==> inputs of willow <==
==> flow/design.v <==
`timescale 1ns / 1ps
module IIR2nd#(
    parameter DW = 20,FW = 15
)(
    input clk,rst_n,en,
    input signed [DW-1:0] din,
    output logic signed[DW-1:0] dout,
    input [31:0]index
);
    localparam logic signed[DW-1:0] GAIN =41;
    function automatic logic signed[DW-1:0] DEN(input [31:0] i);
        case (i)
        32'd0:  DEN = -65446;
        32'd1:  DEN = -65421;
        32'd2:  DEN = -65381;
        32'd3:  DEN = -65325;
        32'd4:  DEN = -65252;
        32'd5:  DEN = -65163;
        32'd6:  DEN = -65058;
        32'd7:  DEN = -64938;
        32'd8:  DEN = -64801;
        32'd9:  DEN = -64648;
        32'd10: DEN = -64479;
        32'd11: DEN = -64294;
        32'd12: DEN = -64094;
        32'd13: DEN = -63877;
        32'd14: DEN = -63645;
        32'd15: DEN = -63397;
        32'd16: DEN = -63134;
        32'd17: DEN = -62855;
        32'd18: DEN = -62560;
        32'd19: DEN = -62250;
        default: DEN = 0;
        endcase
    endfunction
    localparam logic signed [DW-1:0] NUM0 = 32768, NUM1 = 0, NUM2 = -32768;
    wire signed [DW-1:0] n0;
    wire signed [DW-1:0] n1;
    wire signed [DW-1:0] n2;
    wire signed [DW-1:0] d1;
    wire signed [DW-1:0] d2;
    wire signed [DW-1:0] g ;
    assign    n0      = (NUM0);
    assign    n1     = (NUM1);
    assign    n2     = (NUM2);
    assign    d1     = (DEN(index));
    assign    d2     = (32686);
    assign    g      = (GAIN);
    logic signed [DW-1:0]   z1,z0;
    wire signed [DW-1:0] pn0;
    wire signed [DW-1:0] pn1;
    wire signed [DW-1:0] pn2;
    wire signed [DW-1:0] o ;
    wire signed [DW-1:0] pd1;
    wire signed [DW-1:0] pd2;
    assign        pn0    = 
    (((DW-FW)+(DW-FW)+(FW)+(FW))'(din)*((DW-FW)+(DW-FW)+(FW)+(FW))'(n0))>>>((FW)+(FW)-(FW));
    assign        pn1    = 
    (((DW-FW)+(DW-FW)+(FW)+(FW))'(din)*((DW-FW)+(DW-FW)+(FW)+(FW))'(n1))>>>((FW)+(FW)-(FW));
    assign        pn2    = 
    (((DW-FW)+(DW-FW)+(FW)+(FW))'(din)*((DW-FW)+(DW-FW)+(FW)+(FW))'(n2))>>>((FW)+(FW)-(FW));
    assign        o     =z0 + pn0;
    assign        pd1    = 
    (((DW-FW)+(DW-FW)+(FW)+(FW))'(o)*((DW-FW)+(DW-FW)+(FW)+(FW))'(d1))>>>((FW)+(FW)-(FW));
    assign        pd2    = 
    (((DW-FW)+(DW-FW)+(FW)+(FW))'(o)*((DW-FW)+(DW-FW)+(FW)+(FW))'(d2))>>>((FW)+(FW)-(FW));
    always_ff @( posedge clk ) begin 
        if(!rst_n) begin
            z0<=0; z1<=0;dout<=0;
        end else begin
            z0<=pn1 + z1 - pd1;
            z1<=pn2 - pd2;
            dout<=
    (((DW-FW)+(DW-FW)+(FW)+(FW))'(o)*((DW-FW)+(DW-FW)+(FW)+(FW))'(g))>>>((FW)+(FW)-(FW));
        end
    end
endmodule
module IIR#(
    parameter DW = 16,EW = 4
)(
    input clk,rst_n,en,
    input signed [DW-1:0] din,
    output logic signed [DW-1:0] dout,
    input [31:0]index,
    output logic signed [DW+EW-1:0] dout_W
    );
    localparam W = DW + EW;
    logic signed [W-1:0] din_W;
    assign din_W = din;
    assign dout = dout_W;
    IIR2nd #(W,DW-1)IIR2nd_inst(
    clk,rst_n,en, din_W, dout_W,index
        );
endmodule
`timescale 1ns / 1ps
module IIR_v#(
    parameter DW = 16,FW = 15
)(
    input clk,rst_n,en,
    input signed [DW-1:0] din,
    output wire signed [DW-1:0] dout,
    input [31:0]index,
    output wire signed [DW+FW-1:0] dout_W
    );
    IIR#(
        DW,FW
    )IIR_inst(
        clk,rst_n,en,din,dout,index,dout_W
    );
endmodule
==> flow/run.sh <==
#!/bin/bash
# the make line also repeats each setting of config.mk as NAME=value (left out here)
make -C /OpenROAD-flow-scripts/flow DESIGN_CONFIG=/design/flow/config.mk WORK_HOME=/design/flow/orfs CLKGATE_MAP_FILE= finish
==> flow/config.mk <==
export PLATFORM = sky130hd
export DESIGN_NAME = IIR_v
export DESIGN_NICKNAME = IIR_v
export VERILOG_FILES = /design/flow/design.v
export SDC_FILE = /design/flow/constraint.sdc
export NUM_CORES = 4
export LEC_CHECK = 0
export ABC_AREA = 1
export CAP_MARGIN = 25
export CORE_ASPECT_RATIO = 0.91
export CORE_MARGIN = 2
export CORE_UTILIZATION = 72
export CTS_CLUSTER_DIAMETER = 223
export CTS_CLUSTER_SIZE = 48
export GPL_ROUTABILITY_DRIVEN = 1
export GPL_TIMING_DRIVEN = 1
export MAX_ROUTING_LAYER = met4
export SETUP_SLACK_MARGIN = -1.05
export SLEW_MARGIN = 20
==> flow/constraint.sdc <==
create_clock -name core_clock -period 10.4 [get_ports {clk}]
set_input_delay 2.0800 -clock core_clock [delete_from_list [all_inputs] [get_ports {clk}]]
set_output_delay 2.0800 -clock core_clock [all_outputs]
set_load 0.01 [all_outputs]
==> inputs of xenon, as changes to willow <==
Settings changed: ABC_AREA 1 to 0, CTS_CLUSTER_DIAMETER 223 to default, MAX_ROUTING_LAYER met4 to default, PLACE_DENSITY_LB_ADDON from default to 0.15, SETUP_SLACK_MARGIN -1.05 to 1.37.
==> flow/constraint.sdc (replaced) <==
create_clock -name core_clock -period 13.8 [get_ports {clk}]
set_input_delay 2.7600 -clock core_clock [delete_from_list [all_inputs] [get_ports {clk}]]
set_output_delay 2.7600 -clock core_clock [all_outputs]
set_load 0.01 [all_outputs]
==> inputs of lagoon, as changes to willow <==
Settings changed: ABC_AREA 1 to default, CAP_MARGIN 25 to 20, CORE_ASPECT_RATIO 0.91 to default, CORE_UTILIZATION 72 to 66, CTS_CLUSTER_DIAMETER 223 to default, CTS_CLUSTER_SIZE 48 to default, GPL_ROUTABILITY_DRIVEN 1 to default, GPL_TIMING_DRIVEN 1 to default, MAX_ROUTING_LAYER met4 to default, SETUP_SLACK_MARGIN -1.05 to default.
==> flow/constraint.sdc (replaced) <==
create_clock -name core_clock -period 10.1 [get_ports {clk}]
set_input_delay 2.0200 -clock core_clock [delete_from_list [all_inputs] [get_ports {clk}]]
set_output_delay 2.0200 -clock core_clock [all_outputs]
set_load 0.01 [all_outputs]
==> results <==
Run status: willow aborted with a tool error; lagoon failed layout checks; xenon failed layout checks
Last stage reached: willow global routing; lagoon -; xenon -
Layout check failures: willow -; lagoon negative setup slack; xenon negative setup slack
Mi-comb count: willow -; lagoon 2964; xenon 2964
Worst EP required: willow -; lagoon 10.39 ns; xenon 14.10 ns
Clock-cell share of area: willow -; lagoon 0.00571; xenon 0.00583
Startpoint kind of the worst setup timing path: willow -; lagoon input port; xenon input port
Area enclosed by the die boundary: willow 0.0602 mm²; lagoon 0.0618 mm²; xenon 0.0568 mm²
Synth top area share: willow 0.412; lagoon 0.438; xenon 0.438
Worst hold path class: willow -; lagoon flop to flop; xenon flop to flop
Detailed route wirelength on metal3: willow -; lagoon 15700 µm; xenon 22900 µm
Max-capacitance violation count: willow -; lagoon 0; xenon 0
Hold path depth: willow -; lagoon 3; xenon 3
Worst hold margin: willow -; lagoon 0.707 ns; xenon 0.579 ns
Final Wtd Congestion: willow 1.07; lagoon 0.976; xenon 1.01
